Design convolution, start of the top module:
module convolution(clk, reset, start, x, y, z, done, mem_rd_adr, mem_rd_data, out_we, out_adr, out_data);
For scale: roughly 4,600 cells after synthesis, roughly 210 I/O pins, ~0.076 mm^2 of cells after synthesis.
Settings: LEC_CHECK=0, CAP_MARGIN=20, CORE_MARGIN=2, CORE_UTILIZATION=60, SLEW_MARGIN=20; clock period 8.26 ns.
run.sh (not shown) runs the stock make flow with config.mk's settings and CLKGATE_MAP_FILE=.
The starting point finished clean.
Edit:
Settings changed: CAP_MARGIN 20 to 40, CELL_PAD_IN_SITES_DETAIL_PLACEMENT from default to 0, CELL_PAD_IN_SITES_GLOBAL_PLACEMENT from default to 3, CORE_ASPECT_RATIO from default to 0.66, CORE_UTILIZATION 60 to 44, CTS_CLUSTER_DIAMETER from default to 87, GPL_ROUTABILITY_DRIVEN from default to 1, MIN_ROUTING_LAYER from default to met2, PLACE_DENSITY_LB_ADDON from default to 0.18, SETUP_SLACK_MARGIN from default to 1.61.
Clock period 8.26 ns to 11.6 ns, I/O delays scaled along.
Power goes down by 28%.
Wire length goes up by 14%.
Final area goes up by 1.3%.
Die size goes up by 36%.
Via count goes up by 30%.
Area after synthesis stays the same.
Fmax goes down by 10%.
Worst hold slack stays flat.
Global-route usage goes up by 6.7 points.


the previous run:
Starting RTL as in the previous note.
Settings: LEC_CHECK=0, CAP_MARGIN=20, CORE_MARGIN=2, CORE_UTILIZATION=72, CTS_CLUSTER_DIAMETER=332, CTS_CLUSTER_SIZE=15, GPL_TIMING_DRIVEN=1, MAX_ROUTING_LAYER=met4, MIN_ROUTING_LAYER=met1, PLACE_DENSITY_LB_ADDON=0.0, SETUP_SLACK_MARGIN=0.55, SLEW_MARGIN=20; clock period 6.58 ns.
Final checks on the previous run, whose flow otherwise completed, came back failing, citing negative setup slack.
--- input diff the previous run..the current run ---
Settings: removing CTS_CLUSTER_SIZE (formerly 15); changing CORE_UTILIZATION from 72 to 40; removing CTS_CLUSTER_DIAMETER (formerly 332); removing MIN_ROUTING_LAYER (formerly met1); removing PLACE_DENSITY_LB_ADDON (formerly 0.0); changing SETUP_SLACK_MARGIN from 0.55 to -0.44; removing MAX_ROUTING_LAYER (formerly met4); removing GPL_TIMING_DRIVEN (formerly 1); changing the clock period (ns, I/O delays scaled along) from 6.58 to 8.27.
### Flow results
- Having completed the whole flow, the current run delivered a layout that passed the timing, design-rule and antenna checks.
- The critical path depth of the current run falls short of that of the previous run by 11%.
- [the current run vs the previous run] core utilization: lower in the current run
- The layout filler cell count in the current run sits 240% above the value recorded for the previous run.
- Power per cell area for the current run: 7.2% down relative to the previous run
- Initial antenna violation count ends up lower on the current run.
- Between the previous run and the current run, the flow reports clock-buffer cell count increasing by more than a quarter.
- Of the previous run and the current run, the current run shows the higher clock network fraction of design power, with the previous run below it.
- Total of cells resized after clock tree synthesis is lower on the current run


P:
Starting RTL as in the previous note.
==> flow/config.mk <==
export PLATFORM = sky130hd
export DESIGN_NAME = convolution
export DESIGN_NICKNAME = convolution
export VERILOG_FILES = /design/flow/design.v
export SDC_FILE = /design/flow/constraint.sdc
export NUM_CORES = 4
export LEC_CHECK = 0
export CAP_MARGIN = 20
export CELL_PAD_IN_SITES_GLOBAL_PLACEMENT = 3
export CORE_ASPECT_RATIO = 1.74
export CORE_MARGIN = 5
export CORE_UTILIZATION = 17
export CTS_CLUSTER_SIZE = 68
export GPL_ROUTABILITY_DRIVEN = 1
export GPL_TIMING_DRIVEN = 0
export MAX_ROUTING_LAYER = met5
export MIN_ROUTING_LAYER = met1
export SETUP_SLACK_MARGIN = 0.34
export SLEW_MARGIN = 35
export TNS_END_PERCENT = 5
==> flow/constraint.sdc <==
create_clock -name core_clock -period 12.4 [get_ports {clk}]
set_input_delay 2.4800 -clock core_clock [delete_from_list [all_inputs] [get_ports {clk}]]
set_output_delay 2.4800 -clock core_clock [all_outputs]
set_load 0.01 [all_outputs]
> inputs changed (P -> R)
- a change of CTS_CLUSTER_SIZE from 68 to 99
- a deleted MIN_ROUTING_LAYER that had been met1
- a deleted SETUP_SLACK_MARGIN that had been 0.34
- a deleted TNS_END_PERCENT that had been 5
- a change of CORE_MARGIN from 5 to 2
- a deleted GPL_ROUTABILITY_DRIVEN that had been 1
- a change of CORE_UTILIZATION from 17 to 72
- a change of SLEW_MARGIN from 35 to 20
- a deleted CELL_PAD_IN_SITES_GLOBAL_PLACEMENT that had been 3
- a deleted CORE_ASPECT_RATIO that had been 1.74
- a deleted MAX_ROUTING_LAYER that had been met5
- a deleted GPL_TIMING_DRIVEN that had been 0
- a change of the clock period (ns, I/O delays scaled along) from 12.4 to 6.33
[summary]
What the final checks of R revealed, after a flow that finished every stage, was a layout that fails on setup timing.
Summary of R over P: final hold violation count about even; detailed-route wire length fell 27%; wire length of the first global-routing pass fell about 22%; cell count fell 4571.
Compared P against R; clock network area share within noise.
In the metrics for R and P, the one carrying the lower met2 capacity usage during global routing is P.
R reports a lower final critical-path required period than P does.
Side by side, global router's overall resource usage turned out higher in R than in P.


== run 1 ==
Starting RTL as in the previous note.
Settings: LEC_CHECK=0, CAP_MARGIN=20, CORE_MARGIN=2, CORE_UTILIZATION=72, CTS_CLUSTER_SIZE=63, HOLD_SLACK_MARGIN=0.27, PLACE_DENSITY_LB_ADDON=0.0, SLEW_MARGIN=20; clock period 6.32 ns.
The flow for run 1 finished, though final verification flagged setup timing.
Setup changes, run 1 to run 2
Settings: MAX_ROUTING_LAYER: unset -> met4; CTS_CLUSTER_SIZE: 63 -> unset; GPL_TIMING_DRIVEN: unset -> 0; TNS_END_PERCENT: unset -> 15; MIN_ROUTING_LAYER: unset -> met2; HOLD_SLACK_MARGIN: 0.27 -> unset; SETUP_SLACK_MARGIN: unset -> 0.34; CORE_UTILIZATION: 72 -> 40; PLACE_DENSITY_LB_ADDON: 0.0 -> unset; the clock period (ns, I/O delays scaled along): 6.32 -> 9.0.
==> comparison <==
- Run 2 finished end to end and its layout was clean on timing, DRC and antenna.
- Side by side, full die area turned out higher in run 2 than in run 1.
- Run 1 and run 2 ended up with roughly the same clock skew.
- The met1 wire length number comes out lower for run 2 vs run 1.
- Going from run 1 to run 2, the largest fanout on the critical path was found to have gone up by 3.
- | post-CTS repair timing setup buffer count | higher: run 1 |
- Re area share of buffers outside the clock network: run 2 is 0.98 points down on run 1.
- Against run 1, run 2 comes in 0.3 points higher on combinational group share of total power.
- Run 2 gives more clock network power share than run 1 did.
[inputs] run 3 vs run 2
Settings: a deleted MAX_ROUTING_LAYER that had been met4; an added ABC_AREA of 1; an added PLACE_DENSITY of 0.85; a deleted TNS_END_PERCENT that had been 15; a change of CORE_MARGIN from 2 to 7; a deleted SETUP_SLACK_MARGIN that had been 0.34; a deleted MIN_ROUTING_LAYER that had been met2; a change of the clock period (ns, I/O delays scaled along) from 9.0 to 8.6.
Findings:
Comparing run 3 and run 2, the higher insertion delay to the later sink of the worst-skew pair is on run 3. Delta (run 3 minus run 2): net count reported at finish climbed about 60%; post-synthesis mux area share dropped 21 points.
> inputs changed (run 3 -> run 4)
Settings: CORE_UTILIZATION now 72, was 40; CTS_CLUSTER_SIZE now 31, previously not set; GPL_TIMING_DRIVEN no longer set, was 0; ABC_AREA no longer set, was 1; CORE_MARGIN now 2, was 7; SETUP_SLACK_MARGIN now 1.89, previously not set; PLACE_DENSITY no longer set, was 0.85; PLACE_DENSITY_LB_ADDON now 0.01, previously not set; the clock period (ns, I/O delays scaled along) now 6.71, was 8.6.
Results
- Going from run 3 to run 4, placeable core area shrinks by 87,000 um^2.
- Summary of run 3 and run 4: one run falls short of a clean finish, namely run 4.
- Although run 4 finished all stages, its layout failed final checks on setup timing.
- Run 3 → run 4: number of buffers inserted by post-CTS setup repair rose 85; final cell count shows a reduction of 4,704; total power climbed 19%.
- Critical path depth was higher in run 3 than in run 4.
- Re total routing usage reported by global routing: run 4 is 1.4 points down on run 3.
- Distinct cell type count of the synthesized netlist went up by more than a quarter going from run 3 to run 4.
- When run 4 is set beside run 3, its worst max-slew margin expressed relative to the limit turns out to be 11 points larger.
- Delta (run 4 minus run 3): net count after synthesis lost 3,463, post-route minimum period decreased by 0.84 ns relative to the old numbers.


Starting RTL as in the previous note.
Settings: LEC_CHECK=0, CAP_MARGIN=20, CORE_MARGIN=2, CORE_UTILIZATION=59, SLEW_MARGIN=20; clock period 4.62 ns.
The starting point reached the layout checks and failed them: negative setup slack.
Next try:
Settings changed: ABC_AREA set to 1, CORE_UTILIZATION 59 to 72, CTS_CLUSTER_SIZE set to 63, HOLD_SLACK_MARGIN set to 0.27, PLACE_DENSITY_LB_ADDON set to 0.27.
Clock period 4.62 ns to 5.26 ns, I/O delays scaled along.
What happened: The changed run finished but failed the layout checks on negative setup slack. Clock skew stays flat. Clock-buffer cell count decreases by 23. Total power decreases by roughly a tenth. Die area decreases by about a fifth. Via count increases by well over a third. Register-to-register slack gets worse by 0.14 ns. Setup slack gets worse by 0.14 ns. Sequential share of layout area decreases by 0.35 points.
Next try:
Settings changed: ABC_AREA 1 to unset, CORE_UTILIZATION 72 to 46, CTS_CLUSTER_SIZE 63 to unset, HOLD_SLACK_MARGIN 0.27 to unset, PLACE_DENSITY_LB_ADDON 0.27 to unset.
Clock period 5.26 ns to 7.61 ns, I/O delays scaled along.
Outcome: The new run passed the timing, design-rule and antenna checks; die size rose by 54%; synthesized cell count fell by 43%; final area fell by 3.4%; worst setup slack improves by 3.0 ns; fmax rose by 8.6%; hold slack improves by 0.025 ns; routed wire length fell by 31%.
Next try:
Settings changed: ABC_AREA set to 1, CORE_UTILIZATION 46 to 63, CTS_CLUSTER_SIZE set to 97.
Clock period 7.61 ns to 4.59 ns, I/O delays scaled along.
The new run finished but failed the layout checks on negative setup slack.
Sequential share of layout area is lower by 1.9 points.
Register-to-register slack loses 2.3 ns.
Global-route usage is higher by 14 points.
Die area is lower by a quarter to a third.


v6:
Starting RTL as in the previous note.
## convolution
module convolution(clk, reset, start, x, y, z, done, mem_rd_adr, mem_rd_data, out_we, out_adr, out_data);
clock: 4.62 ns
lec_check: 0
cap_margin: 20
core_margin: 2
core_utilization: 70
cts_cluster_size: 37
place_density_lb_addon: 0.0
slew_margin: 20
The final report for v6 shows a completed flow and a layout that fails verification, specifically negative setup slack.
Input changes introduced in v7 (baseline for comparison: v6):
- CTS_CLUSTER_SIZE now 77, was 37
- SETUP_SLACK_MARGIN now 1.33, previously not set
- TNS_END_PERCENT now 5, previously not set
- HOLD_SLACK_MARGIN now 0.27, previously not set
- the clock period (ns, I/O delays scaled along) now 4.64, was 4.62
### Flow results
v7 finished all stages; however, its layout fails the closing checks, the failures being negative setup slack.
v7 has number of fillers in the final layout below what v6 had.
Compared v6 against v7; fraction of standard cell area that is sequential within noise.
Relative to v6, the setup slack after layout of v7 is higher by 47 ps.
From v6 to v7 the numbers moved as follows: global-route track usage on met1 stayed essentially flat; share of power burned in combinational logic now smaller.
Power and IR drop assume default switching activity.
